Setup of oak:
==> flow/design.v <==
`timescale 1ns / 1ps
module fifo
(
 input we,  
 input re,
 input clk,
 input rst,
 input [7:0] data_in,
 output full,
 output reg [7:0] data_o,
 output  empty
);
integer i;
reg [4:0] pr,pw;
reg [7:0] mem [31:0];
assign empty = (pw == pr);
assign full  = ((pw + 5'd1) == pr);
 always@(posedge clk )
begin
 if(!rst)
  begin
   pr<=5'd1;
   pw<=5'd1;
   for(i=0;i<=31;i=i+1)
    begin
      mem[i]<=8'b0;
    end
  end
else
begin
  if(re&&!empty)
   begin
     data_o<=mem[pr];
     pr<=pr+5'd1;
   end
  if(we&&!full )
   begin
     mem[pw]<=data_in;
     pw<=pw+5'd1;
   end
end
end
endmodule
`timescale 1ns / 1ps
module UART_User_interface(
input [7:0]data_in,
input [2:0]addr,
input wr_en,
input rd_en,
input rst,
input clk,
input fifo_full,
output reg [7:0]AXI_data_out,
output reg [7:0]data_fifo,
output reg fifo_wr_en,
output     [7:0]reg_array0,
output     [7:0]reg_array1,
output     [7:0]reg_array3,
output     [7:0]reg_array4
    );
 reg [7:0] mem [0:7];
assign reg_array0=mem[0];    
assign reg_array1=mem[1];    
assign reg_array3=mem[3];    
assign reg_array4=mem[4];    
always @ (posedge clk) begin
 if (!rst) begin
   mem[0] <= 8'b0;
   mem[1] <= 8'b0;
   mem[2] <= 8'b0;
   mem[3] <= 8'b0;
   mem[4] <= 8'b0;
   mem[5] <= 8'b0;
   mem[6] <= 8'b0;
   mem[7] <= 8'b0;
   AXI_data_out <= 8'b0;
   data_fifo <= 8'b0;
   fifo_wr_en <= 1'b0;
    end
 else begin
   if (wr_en) 
      begin
       mem[addr] <= data_in;
       AXI_data_out <= 0;
         if (addr== 3'b000&& !fifo_full && reg_array3[7] == 0)
         begin                              
            fifo_wr_en <= 1'b1;             
            data_fifo <= data_in;
            mem[5] <= 8'b11111101;
         end 
         else 
         begin
            mem[5]<= 8'b11111111;
            fifo_wr_en <= 1'b0;
            data_fifo <= 8'b0;
         end  
   end	  
   else if (rd_en) begin
	       AXI_data_out <= mem[addr];
	       fifo_wr_en <= 1'b0;
   end
   else begin
	      AXI_data_out <= 0;
	      fifo_wr_en <= 1'b0;
	      mem[5]<= 8'b11111111;
   end	 
 end
end
endmodule
`timescale 1ns / 1ps
module c_div
(
input control,               
input clk_cpu,               
input rst,
input [7:0] tx,              
input [7:0] rate,            
output reg baud_clock,       
output reg baud_tick         
);
reg [15:0] value_rate;
reg  [22:0] int_counter;
reg generate_clk;
always @( posedge clk_cpu)
begin
	if (!rst)
		begin
         value_rate <=16'b0;
		 int_counter <= 0;
	     baud_clock <=1;
         generate_clk <= 0;
         baud_tick <= 0;
		end
    else if (control) begin
         value_rate <= {rate,tx};
         generate_clk <= 1;
         baud_tick <= 0;
    end
    else if (generate_clk) begin
	      if (int_counter == ((value_rate/2)))   
		     begin
		      int_counter <= 0;
		      baud_clock <= ~baud_clock;
		      baud_tick <= ~baud_clock;
		      end
	      else begin
		      int_counter <= int_counter + 1;
		      baud_tick <= 0;
	      end
          end
    else begin
             value_rate <= 16'b0;
		     int_counter <= 0;
	         baud_clock <=1;
	         baud_tick <= 0;
         end
end
endmodule
`timescale 1ns / 1ps
module Process(
    input LCR0,                            
    input LCR1,
    input LCR2,                            
    input LCR3,                            
    input LCR4,                           
    input LCR5,
    input [7:0] data_in,  
    input fifo_empty,                      
    input clk,
    input reset,
    input tx_ready,                       
    output reg  fifo_read,                
    output reg [8:0] data_out,  
    output reg  [3:0] data_length,
    output reg [1:0] num_stop_bit,     
    output reg data_out_active         
    );
 reg  [3:0] data_in_length ;
 reg [7:0] data;
 reg [2:0] state;
 reg [2:0] next_state;
 reg parity;
 parameter  IDLE = 1'b0;
 parameter  data_processing = 1'b1;
always @(posedge clk)
begin
  if (reset==0)  state<= IDLE;
  else           state<= next_state;
end
always @*
 begin
   data_out_active =  0;
   data_out =0;
   num_stop_bit =0;
   data_length =0;
   fifo_read = 0;
   data = 0;
   data_in_length = 0;
   parity = 0;
   next_state = IDLE;
   case (state)
   IDLE:
     begin
    if ( fifo_empty == 0 && tx_ready)   
       begin                            
      fifo_read = 1;                     
     next_state = data_processing ;
       end
 end
data_processing:
    begin
    data_out_active=1;
 case({LCR0,LCR1})               
      2'b00:   begin data_in_length =5; data = {3'b000, data_in[4:0]}; end
      2'b01:   begin data_in_length =6; data = {2'b00,  data_in[5:0]}; end
      2'b10:   begin data_in_length =7; data = {1'b0,   data_in[6:0]}; end
      default: begin data_in_length =8; data = data_in;               end
 endcase
 parity = (^data) ^ LCR5;
     if (LCR3==1)
 begin
      data_length = data_in_length + 4'd1 ;
      data_out = {1'b0,data} | ({8'b0,parity} << data_in_length) ;
     end
 else
      begin
      data_length =  data_in_length;
      data_out = {1'b0,data};
      end
 case (LCR2)                             
 1'b0:    num_stop_bit=2'b01;    
 default: begin
        case({LCR0,LCR1})
        2'b00:   num_stop_bit=2'b10 ;     
        default: num_stop_bit= 2'b11 ;    
        endcase
     end
endcase
    if(!tx_ready)
       next_state=  IDLE;
    else
       next_state=  data_processing ;
    end
 default: begin
    next_state = IDLE;
 end
endcase
 end
endmodule
`timescale 1ns / 1ps
module transmitter(
    input [8:0] data_in,           
    input [1:0] num_stop_bit,
    input reset,
    input [3:0] data_length,            
    input MCR1,                   
    input clk,                   
    input baud_tick,             
    input data_valid ,            
    input n_CTS ,
    output reg  serial_data_out,
    output reg  n_RTS,                       
    output reg  tx_done,          
    output tx_ready              
    );
  reg  [9:0] data;
  reg [13:0] clk_counter;
  reg [3:0] length;
  reg [3:0] bit_counter;  
  reg start_transmit;
  reg tx;
  assign tx_ready = !tx_done;
always @(posedge clk)
 begin
   if (!reset) begin
        data <= 0;
        length <= 0;
        clk_counter <=0;
        bit_counter <= 0;
        n_RTS <= 1;
        tx_done <=0;
        serial_data_out <= 1;
        tx <=1;
       end
   else if (!baud_tick) begin
   end
   else if (data_valid && MCR1 && tx && !n_CTS) begin
         data <= {data_in[8:0],1'b0};      
         length <= data_length;
         bit_counter <= 0;
         tx_done <= 0;
         n_RTS <= 1;    
         tx <=0;
   end 
  else if ( MCR1 && !tx)begin
    n_RTS <= 0;   
    if (bit_counter <= length) begin
       if (clk_counter == 15) begin              
          clk_counter <=  0;                     
          bit_counter <= bit_counter + 1;
          serial_data_out <= data[0];
          data <= {1'b0,data[9:1]};
          end
       else  begin
          serial_data_out <= data[0];
          clk_counter <= clk_counter +1;
        end      
     end
    else begin
     n_RTS <= 0;
        case (num_stop_bit)
      2'b01: begin
           if (clk_counter == 15)begin             
             clk_counter <=  0;
             tx_done <= 1;
             tx<=1;       
             serial_data_out <= 1;
              end
           else  begin
             serial_data_out <=1;
             clk_counter <= clk_counter +1;            
           end
       end
      2'b10:begin                         
           if (clk_counter == 23)begin            
             clk_counter <=  0;
             tx_done <= 1;
             tx<=1;     
             serial_data_out <=1;
              end
           else  begin
             clk_counter <= clk_counter +1;
              serial_data_out <=1;              
              end         
       end
    2'b11:begin
           if (clk_counter == 31)begin             
             clk_counter <=  0;
             tx_done <= 1;
             tx<=1;      
             serial_data_out <=1;
              end
           else  begin
             clk_counter <= clk_counter +1;
             serial_data_out <=1;             
              end         
      end
    default begin
           if (clk_counter == 15)begin             
             clk_counter <=  0;
             tx_done <= 1;
             tx<=1;         
             serial_data_out <=1;
              end
           else  begin
             clk_counter <= clk_counter +1; 
             serial_data_out <=1;            
              end       
     end
     endcase
    end    
 end
 else begin
       data <= 0;
       length <= 0;
       clk_counter <=0;
       bit_counter <= 0;
       n_RTS <= 1;
       tx_done <=0;
       serial_data_out <= 1;
       tx <= 1;
 end 
end
endmodule
`timescale 1ns / 1ps
module UART_Top_Module(
input clk,                      
input rst,                      
input [7:0] data_in,            
input wr_en,rd_en,              
input [2:0] address,            
output  [7:0]data_o,            
output  serial_data_out,        
output  n_RTS,                  
output  tx_done,                
input   n_CTS                 
);
wire b1;
wire [7:0]b2;
wire b3;
wire [7:0]ar0;
wire [7:0]ar1;
wire [7:0]ar3;
wire [7:0]ar4;
wire e1, e2;
wire [8:0]e3;
wire [1:0]e4;
wire [3:0]e5;
wire e6;
wire c1, c3;
wire [7:0]c2;
wire  d1, d2;
assign tx_done = e6;
 UART_User_interface UI1 ( .clk(clk), .rst(rst),
  .wr_en(wr_en), .rd_en(rd_en), .data_in(data_in)
  , .addr(address), .fifo_full(b1),
  .data_fifo(b2), .fifo_wr_en(b3), .AXI_data_out(data_o),
  .reg_array0(ar0), .reg_array1(ar1), .reg_array3(ar3)
  , .reg_array4(ar4)
  );
  fifo F1( .clk(clk), .rst(rst),
  .we(b3), .data_in(b2), .re(c1),
  .full(b1), .data_o(c2), .empty(c3));
  c_div CD1( .rst(rst),
  .clk_cpu(clk), .tx(ar0), .rate(ar1), .control(ar3[7]),
  .baud_clock(d1), .baud_tick(d2));
  Process pr(
  .clk(clk), 
  .reset(rst),
  .data_in(c2), 
  .fifo_empty(c3), 
  .tx_ready(e1),
  .LCR0(ar3[0]), 
  .LCR1(ar3[1]),
  .LCR2(ar3[2]),
  .LCR3(ar3[3]),
  .LCR4(ar3[4]),
  .LCR5(ar3[5]),
  .fifo_read(c1), 
  .data_out_active(e2),
  .data_out(e3), 
  .num_stop_bit(e4),
  .data_length(e5));
  transmitter TX(  .reset(rst),
  .data_valid(e2), .data_in(e3), .num_stop_bit(e4), .data_length(e5), .MCR1(ar4[1]), .clk(clk), .baud_tick(d2),
  .serial_data_out(serial_data_out), .n_RTS(n_RTS), .tx_done(e6),.tx_ready(e1),.n_CTS(n_CTS));
 endmodule
clock: 3.03 ns
lec_check: 0
cap_margin: 20
cell_pad_in_sites_global_placement: 1
core_aspect_ratio: 1.22
core_margin: 2
core_utilization: 39
cts_cluster_size: 59
gpl_timing_driven: 0
max_routing_layer: met5
slew_margin: 20
run.sh (not shown) runs the stock make flow with config.mk's settings and CLKGATE_MAP_FILE=.
The flow did not stop early for oak: all stages ran, and the layout cleared the timing, DRC and antenna checks.
Modified inputs, pine compared to oak
Settings: MAX_ROUTING_LAYER no longer set, was met5; CTS_CLUSTER_SIZE no longer set, was 59; CORE_UTILIZATION now 72, was 39; GPL_TIMING_DRIVEN no longer set, was 0; CELL_PAD_IN_SITES_GLOBAL_PLACEMENT no longer set, was 1; CORE_ASPECT_RATIO no longer set, was 1.22; the clock period (ns, I/O delays scaled along) now 2.16, was 3.03.
## What came out
The flow completed for pine, but it is not clean: the layout still shows setup timing.
Of pine and oak, oak shows the higher fraction of area in clock buffers and inverters, with pine below it.
pine vs. oak: share of total power in sequential cells now sits lower; number of hold-repair buffers added at the cts stage now sits at about the same level.
#### Input delta (birch over pine)
Settings: SETUP_SLACK_MARGIN now 0.62, previously not set; PLACE_DENSITY_LB_ADDON now 0.01, previously not set.
Findings:
STATUS run=birch STAGES=ALL_DONE FINAL_CHECKS=FAILED CAUSE=setup timing
Between pine and birch, the difference in total count of max-transition violations in the final report is negligible.
Against pine, birch reports a global-route usage that is higher.
[compare] base=pine new=birch: utilization moved up; met3 demand-to-capacity share in global routing moved up; power in sequential cells level; half-perimeter wire length after detailed placement level.
Looking at cell with the largest stage delay on the worst path, the sky130_fd_sc_hd__dfxtp_4 result is from pine; the sky130_fd_sc_hd__o31ai_1 one comes from birch.
For global-route wire length before repair, dividing the value from pine by the value from birch gives 0.881.
Critical path depth: birch < pine
Note that the worst-case vdd ir drop recorded for pine amounts to 0.870 times the value seen in birch.
Sort pine and birch by detailed-route wire length, ascending, and pine comes first.
birch vs pine — fraction of the cycle the final worst path needs rose 12 points.
No activity file was given, so power comes from the tool's default toggle rates.
